==> inputs of job 1620 <==
==> flow/design.v <==
module CPU_6507(
	output [12:0] addr_bus,
	output reg [7:0] d_out,
	input [7:0] d_in,
	output reg wenb,
	input clk,
	input rstb,
	input rdy
);
reg [7:0] A;
reg [7:0] X;
reg [7:0] Y;
reg carry;
reg intr_disable;
reg overflow;
reg decimal;
reg [7:0] stack_ptr;
reg negative;
reg zero;
reg [15:0] PC;
reg [15:0] full_addr;
assign addr_bus = full_addr[12:0];
reg [7:0] addr_in_buff;
reg [7:0] I;
reg is_reset;
reg [3:0] phase;
wire [7:0] instr = phase == 1 ? d_in : I;
wire isNOP = instr == 8'hEA;
wire isLoadOrStore = instr[7:6] == 2'b10 && !isNOP && !(
		instr == 8'h90 ||
		instr == 8'hB0 ||
		instr[3:0] == 4'h8 ||
		instr[3:0] == 4'hA
	);
wire isLoad = isLoadOrStore && instr[5];
wire isStore = isLoadOrStore && !instr[5];
wire isJSR = instr == 8'h20;
wire isRTS = instr == 8'h60;
wire isRTI = instr == 8'h40;
wire isTransfer = instr == 8'h98 || instr == 8'hA8 || (instr[3:0] == 4'hA && instr[7:6] == 2'b10);
wire isBranch = instr[4:0] == 5'h10;
wire isJump = instr == 8'h4C || instr == 8'h6C;
wire isStack = ~instr[7] && instr[4:0] == 5'h08;
wire pull = instr[5];
wire isSpecial = (~instr[7] && instr[4:0] == 5'h18) || instr == 8'hB8 || instr == 8'hD8 || instr == 8'hF8;
wire isArith = !isLoadOrStore && !isNOP && !isTransfer && !isBranch && !isJump && !isTransfer && !isStack && !isSpecial;
wire isBreak = instr == 8'h00;
wire isImplied = instr[3:0] == 4'hA || instr[3:0] == 4'h8;
wire isImmediate = instr[4:0] == 5'h09 || instr[3:0] == 4'h02 || (instr[7] && ~instr[4] && instr[3:0] == 0); 
wire isIndexed = instr[4];
wire indexedByY = instr[3:0] == 4'h1 || instr[3:0] == 4'h9 || instr == 8'h96 || instr == 8'hB6 || instr == 8'hBE;
wire indexedIndirect = instr[4:0] == 5'h01;
wire indirectIndexed = instr[4:0] == 5'h11;
wire zeropage = (indexedIndirect || indirectIndexed || instr[3:2] == 2'b01) && !isImplied;
wire addr16 = !isImmediate && (instr[3:0] == 4'h9 || instr[3:2] == 2'b11 || instr == 8'h20) && !isImplied;
wire isCompare = (instr[7:5] == 3'b110 && instr[1:0] == 2'b01) || instr[3:0] == 4'h4 || instr[3:0] == 4'h0 || instr[3:0] == 4'hC;
wire isBit = instr == 8'h2C || instr == 8'h24;
wire [7:0] ALU_in1 = ~instr[0] && instr[3:0] != 4'hA && ~instr[7] ? d_in : (  
		instr[7] && instr[1:0] == 2'b00 ? (instr[5] ? X : Y) : (
		instr[7] && instr[1:0] == 2'b01 ? A : (
		(instr[7] && instr[1:0] == 2'b10 && instr != 8'hCA) || isBit ? d_in : (
		instr == 8'hCA ? X : (instr == 8'h88 ? Y : A)
	))));
wire [7:0] ALU_in2 = d_in;
wire [7:0] ALU_nin2 = ~d_in;
reg [8:0] ALU_res;
wire [7:0] ALU_sub = ALU_in1 - ALU_in2;
wire [7:0] ALU_sbc = ALU_sub - !carry;
wire [3:0] ALU_opsel = {instr[0], instr[7:5]};
wire [8:0] CMP_res = {1'b0, ALU_in1} + {1'b0, ALU_nin2} + 9'd1;
always @(*) begin
	case(ALU_opsel)
		0: ALU_res <= {ALU_in1, 1'b0};
		1: ALU_res <= {ALU_in1, carry};
		2: ALU_res <= {ALU_in1[0], 1'b0, ALU_in1[7:1]};
		3: ALU_res <= {ALU_in1[0], carry, ALU_in1[7:1]};
		4: ALU_res <= {carry, ALU_in1 - 1'b1};
		5: ALU_res <= {carry, ALU_in1};
		6: ALU_res <= instr == 8'hC8 ? {carry, ALU_in1 + 1'b1} : {carry, ALU_in1 - 1'b1};
		7: ALU_res <= {carry, ALU_in1 + 1'b1};
		8: ALU_res <= {carry, ALU_in1 | ALU_in2};
		9: ALU_res <= {carry, ALU_in1 & ALU_in2};
		10: ALU_res <= {carry, ALU_in1 ^ ALU_in2};
		11: ALU_res <= ALU_in1 + ALU_in2 + carry;
		12: ALU_res <= {carry, ALU_in1};
		13: ALU_res <= {carry, ALU_in1};
		14: ALU_res <= ALU_in1 + ALU_nin2 + 1'b1;
		15: ALU_res <= ALU_in1 + ALU_nin2 + carry;
	endcase
end
wire toA = !isLoadOrStore && !isCompare && (
		instr[3:0] == 4'h1 ||
		instr[3:0] == 4'h5 ||
		instr[3:0] == 4'h9 ||
		(instr[3:0] == 4'hA && ~instr[7]) ||
		instr[3:0] == 4'hD
	);
wire toY = instr == 8'hC8 || instr == 8'h88;
wire toX = instr == 8'hE8 || instr == 8'hCA;
wire toMem = (instr[3:0] == 4'hE || instr[3:0] == 4'h6) && !isLoadOrStore;
wire loadstoreTargetA = instr[1:0] == 2'b01;
wire loadstoreTargetX = instr[1:0] == 2'b10;
wire loadstoreTargetY = instr[1:0] == 2'b00;
wire [7:0] status_word = {negative, overflow, 1'b0, 1'b0, decimal, intr_disable, zero, carry};
reg should_branch;
always @(*) begin
	case(instr[7:5])
		0: should_branch <= negative == 1'b0;
		1: should_branch <= negative == 1'b1;
		2: should_branch <= overflow == 1'b0;
		3: should_branch <= overflow == 1'b1;
		4: should_branch <= carry == 1'b0;
		5: should_branch <= carry == 1'b1;
		6: should_branch <= zero == 1'b0;
		7: should_branch <= zero == 1'b1;
	endcase
end
wire [2:0] transfer_idx = {instr[1], instr[5:4]};
reg [7:0] transfer_source;
always @(*) begin
	case(transfer_idx)
		1: transfer_source <= Y;
		2: transfer_source <= A;
		4: transfer_source <= X;
		5: transfer_source <= X;
		6: transfer_source <= A;
		7: transfer_source <= stack_ptr;
		default: transfer_source <= A;
	endcase
end
always @(posedge clk) begin
	if(!rstb) begin
		d_out <= 8'h00;
		full_addr <= 16'h0000;
		phase <= 2;
		is_reset <= 1'b1;
		I <= 8'h00;  
		wenb <= 1'b1;
		carry <= 1'b0;
		addr_in_buff <= 8'h00;
		intr_disable <= 1'b1;
		overflow <= 1'b0;
		decimal <= 1'b0;
		stack_ptr <= 8'h00;
		negative <= 1'b0;
		A <= 8'h00;
		X <= 8'h00;
		Y <= 8'h00;
		zero <= 1'b1;
	end else if(rdy) begin
		phase <= phase + 1;
		if(phase == 0) begin
			wenb <= 1'b1;
			full_addr <= PC;
			PC <= PC + 1;
		end else if(phase == 1) begin
			I <= d_in;
			if(isNOP) begin
				phase <= 0;
			end else if(isStack) begin
				if(pull) begin
					full_addr <= {8'h01, stack_ptr + 1'b1};
					stack_ptr <= stack_ptr + 1'b1;
					wenb <= 1'b1;
					phase <= 4;
				end else begin
					full_addr <= {8'h01, stack_ptr};
					stack_ptr <= stack_ptr - 1'b1;
					wenb <= 1'b0;
					d_out <= instr[6] ? A : status_word;
					phase <= 0;
				end
			end else if(isSpecial) begin
				case(instr[7:5])
					0: carry <= 1'b0;
					1: carry <= 1'b1;
					2: intr_disable <= 1'b0;
					3: intr_disable <= 1'b1;
					5: overflow <= 1'b0;
					6: decimal <= 1'b0;
					7: decimal <= 1'b1;
				endcase
				phase <= 0;
			end else if(isRTS || isRTI) begin
				phase <= isRTS ? 14 : 13;
				full_addr <= {8'h01, stack_ptr + 1'b1};
				stack_ptr <= stack_ptr + 1;
				wenb <= 1'b1;
			end else if(isTransfer) begin
				case(transfer_idx)
					1: A <= transfer_source;
					2: Y <= transfer_source;
					4: A <= transfer_source;
					5: stack_ptr <= transfer_source;
					6: X <= transfer_source;
					7: X <= transfer_source;
				endcase
				if(transfer_idx != 5) begin
					negative <= transfer_source[7];
					zero <= transfer_source == 8'h00;
				end
				phase <= 0;
			end else begin
				if(isImmediate || isBranch) begin
					full_addr <= PC;
					PC <= PC + 1;
					phase <= 4;
				end
				if(zeropage || addr16 || isJump || isJSR) begin
					full_addr <= PC;
					PC <= PC + 1;
				end
			end
		end else if(phase == 2) begin
			if(isBreak) begin
				full_addr <= 16'hFFFC | (~is_reset << 1);
			end else begin
				if(zeropage) begin
					if(indexedIndirect) begin
						full_addr <= {8'h00, d_in + X};
						phase <= 8;
					end else if(indirectIndexed) begin
						full_addr <= {8'h00, d_in};
						phase <= 8;
					end else if(isIndexed) begin
						full_addr <= {8'h00, d_in + (indexedByY ? Y : X)};
						phase <= 4;
					end else begin
						full_addr <= {8'h00, d_in};
						phase <= 4;
					end
				end
				if(addr16 || isJump || isJSR) begin
					addr_in_buff <= d_in;
					full_addr <= PC;
					PC <= PC + 1;
					if(isJSR) begin
						phase <= 10;
					end
				end
			end
		end else if(phase == 3) begin
			if(isBreak) begin
				addr_in_buff <= d_in;
				full_addr <= full_addr | 1;
			end else if(addr16 || isJump) begin
				if(instr == 8'h6C) begin
					full_addr <= {d_in, addr_in_buff};
					phase <= 8;
				end else if(isIndexed) begin
					full_addr <= {d_in, addr_in_buff} + (indexedByY ? Y : X);
				end else begin
					full_addr <= {d_in, addr_in_buff};
				end
			end
		end else if(phase == 4) begin
			phase <= 0;
			if(isBreak) begin
				if(is_reset) begin
					PC <= {d_in, addr_in_buff};
				end else begin
					phase <= 10;
				end
				is_reset <= 1'b0;
			end else if(isStack) begin
				if(instr[6]) begin
					A <= d_in;
					negative <= d_in[7];
					zero <= d_in == 8'h00;
				end else begin
					negative <= d_in[7];
					overflow <= d_in[6];
					decimal <= d_in[3];
					intr_disable <= d_in[2];
					zero <= d_in[1];
					carry <= d_in[0];
				end
			end else if(isJump) begin
				PC <= full_addr;
			end else if(isBranch) begin
				if(should_branch) begin
					PC <= PC + {d_in[7], d_in[7], d_in[7], d_in[7], d_in[7], d_in[7], d_in[7], d_in[7], d_in};
				end
			end else if(isBit) begin
				negative <= ALU_in1[7];
				overflow <= ALU_in1[6];
				zero <= (A & d_in) == 8'h00;
			end else if(isLoadOrStore) begin
				if(isLoad) begin
					if(loadstoreTargetA) begin
						A <= d_in;
					end else if(loadstoreTargetX) begin
						X <= d_in;
					end else if(loadstoreTargetY) begin
						Y <= d_in;
					end
					negative <= d_in[7];
					zero <= d_in == 8'h00;
				end else if(isStore) begin
					if(loadstoreTargetA) begin
						d_out <= A;
					end else if(loadstoreTargetX) begin
						d_out <= X;
					end else if(loadstoreTargetY) begin
						d_out <= Y;
					end
					wenb <= 1'b0;
				end
			end else if(toMem) begin
				d_out <= ALU_res[7:0];
				wenb <= 1'b0;
				negative <= ALU_res[7];
				zero <= ALU_res[7:0] == 0;
				if(~instr[7]) begin
					carry <= ALU_res[8];
				end
			end else if(toA) begin
				A <= ALU_res[7:0];
				carry <= ALU_res[8];
				zero <= ALU_res[7:0] == 0;
				negative <= ALU_res[7];
				if(ALU_opsel == 4'd11 || ALU_opsel == 4'd15) begin
					overflow <= (ALU_in1[7] == (ALU_opsel == 4'd11 ? ALU_in2[7] : ALU_nin2[7])) && (ALU_res[7] != ALU_in1[7]);
				end
			end else if(toX) begin
				X <= ALU_res[7:0];
				zero <= ALU_res[7:0] == 0;
				negative <= ALU_res[7];
			end else if(toY) begin
				Y <= ALU_res[7:0];
				zero <= ALU_res[7:0] == 0;
				negative <= ALU_res[7];
			end else if(isCompare) begin
				carry <= CMP_res[8];
				zero <= CMP_res[7:0] == 0;
				negative <= CMP_res[7];
			end
		end else if(phase == 8) begin
			addr_in_buff <= d_in;
			full_addr <= {full_addr[15:8], full_addr[7:0] + 1'b1};
			wenb <= 1'b1;
		end else if(phase == 9) begin
			if(indirectIndexed) begin
				full_addr <= {d_in, addr_in_buff} + Y;
			end else begin
				full_addr <= {d_in, addr_in_buff};
			end
			phase <= 4;
		end else if(phase == 10) begin
			full_addr <= {8'h01, stack_ptr};
			d_out <= PC[15:8];
			PC[15:8] <= d_in;
			wenb <= 1'b0;
			stack_ptr <= stack_ptr - 1;
		end else if(phase == 11) begin
			full_addr <= {8'h01, stack_ptr};
			d_out <= PC[7:0];
			PC[7:0] <= addr_in_buff;
			wenb <= 1'b0;
			stack_ptr <= stack_ptr - 1;
			if(!isBreak) begin
				phase <= 0;
			end
		end else if(phase == 12) begin
			full_addr <= {8'h01, stack_ptr};
			d_out <= status_word;
			wenb <= 1'b0;
			stack_ptr <= stack_ptr - 1;
			phase <= 0;
			intr_disable <= 1'b1;
		end else if(phase == 13) begin
			negative <= d_in[7];
			overflow <= d_in[6];
			decimal <= d_in[3];
			intr_disable <= d_in[2];
			zero <= d_in[1];
			carry <= d_in[0];
			full_addr <= {8'h01, stack_ptr + 1'b1};
			stack_ptr <= stack_ptr + 1;
			wenb <= 1'b1;
		end else if(phase == 14) begin
			PC[7:0] <= d_in;
			full_addr <= {8'h01, stack_ptr + 1'b1};
			stack_ptr <= stack_ptr + 1;
			wenb <= 1'b1;
		end else if(phase == 15) begin
			PC[15:8] <= d_in;
			full_addr <= {8'h01, stack_ptr + 1'b1};
			wenb <= 1'b1;
			phase <= 0;
		end else begin
			phase <= 0;
		end
	end
end
endmodule
==> flow/run.sh <==
#!/bin/bash
# the make line also repeats each setting of config.mk as NAME=value (left out here)
make -C /OpenROAD-flow-scripts/flow DESIGN_CONFIG=/design/flow/config.mk WORK_HOME=/design/flow/orfs CLKGATE_MAP_FILE= finish
==> flow/config.mk <==
export PLATFORM = sky130hd
export DESIGN_NAME = CPU_6507
export DESIGN_NICKNAME = CPU_6507
export VERILOG_FILES = /design/flow/design.v
export SDC_FILE = /design/flow/constraint.sdc
export NUM_CORES = 4
export LEC_CHECK = 0
export ABC_AREA = 1
export CAP_MARGIN = 10
export CELL_PAD_IN_SITES_GLOBAL_PLACEMENT = 1
export CORE_ASPECT_RATIO = 0.56
export CORE_MARGIN = 9
export CORE_UTILIZATION = 23
export PLACE_DENSITY_LB_ADDON = 0.12
export SLEW_MARGIN = 30
export TNS_END_PERCENT = 80
==> flow/constraint.sdc <==
create_clock -name core_clock -period 5.55 [get_ports {clk}]
set_input_delay 1.1100 -clock core_clock [delete_from_list [all_inputs] [get_ports {clk}]]
set_output_delay 1.1100 -clock core_clock [all_outputs]
set_load 0.01 [all_outputs]
==> inputs of job 1234, as changes to job 1620 <==
- ABC_AREA: 1 -> default
- CAP_MARGIN: 10 -> 20
- CELL_PAD_IN_SITES_GLOBAL_PLACEMENT: 1 -> default
- CORE_ASPECT_RATIO: 0.56 -> default
- CORE_MARGIN: 9 -> 2
- CORE_UTILIZATION: 23 -> 61
- CTS_CLUSTER_DIAMETER: default -> 166
- CTS_CLUSTER_SIZE: default -> 100
- PLACE_DENSITY_LB_ADDON: 0.12 -> default
- SLEW_MARGIN: 30 -> 20
- TNS_END_PERCENT: 80 -> default
==> flow/constraint.sdc (replaced) <==
create_clock -name core_clock -period 9.0 [get_ports {clk}]
set_input_delay 1.8000 -clock core_clock [delete_from_list [all_inputs] [get_ports {clk}]]
set_output_delay 1.8000 -clock core_clock [all_outputs]
set_load 0.01 [all_outputs]
==> flow_summary.yaml <==
# yosys + openroad results
critical_path:
  crit_path_max_delay_cell_type: "sky130_fd_sc_hd__ha_4"
  r2r_slack_ns: 0.27
  critPathTopFamily: "simple AND/OR/NAND/NOR gates"
cells_and_area:
  signal_buffers: 438
  logic_gates: 1836
  fillCellCount: 6797
  mi_logic_area_um2: 11060
grt:
  global_route_usage_over_all_layers_pct: 27.73
logic_synthesis:
  ys_sh_simple_pct: 29.82
  yosys.area_share.adder_pct: 8.565
route:
  met3RoutedLength_mm: 15.41
  sum_of_routed_wire_length_over_all_layers_mm: 102.2
outcome:
  status: "timing/DRC/antenna clean"
timing:
  max_clock_freq_mhz: 186.6
  timing.clock.skew_ns: 0.01156
floorplan:
  die_area_um2: 71520
power_and_ir_drop:
  leakage_nw: 8.524
Source of the figures above: job 1620

==> flow_summary.yaml <==
# yosys + openroad results
route:
  met3RoutedLength_mm: 11.41
  sum_of_routed_wire_length_over_all_layers_mm: 70.43
grt:
  global_route_usage_over_all_layers_pct: 53.23
cells_and_area:
  logic_gates: 1745
  mi_logic_area_um2: 11560
outcome:
  status: "timing/DRC/antenna clean"
logic_synthesis:
  ys_sh_simple_pct: 23.59
timing:
  max_clock_freq_mhz: 118.8
critical_path:
  r2r_slack_ns: 1.68
Source of the figures above: job 1234

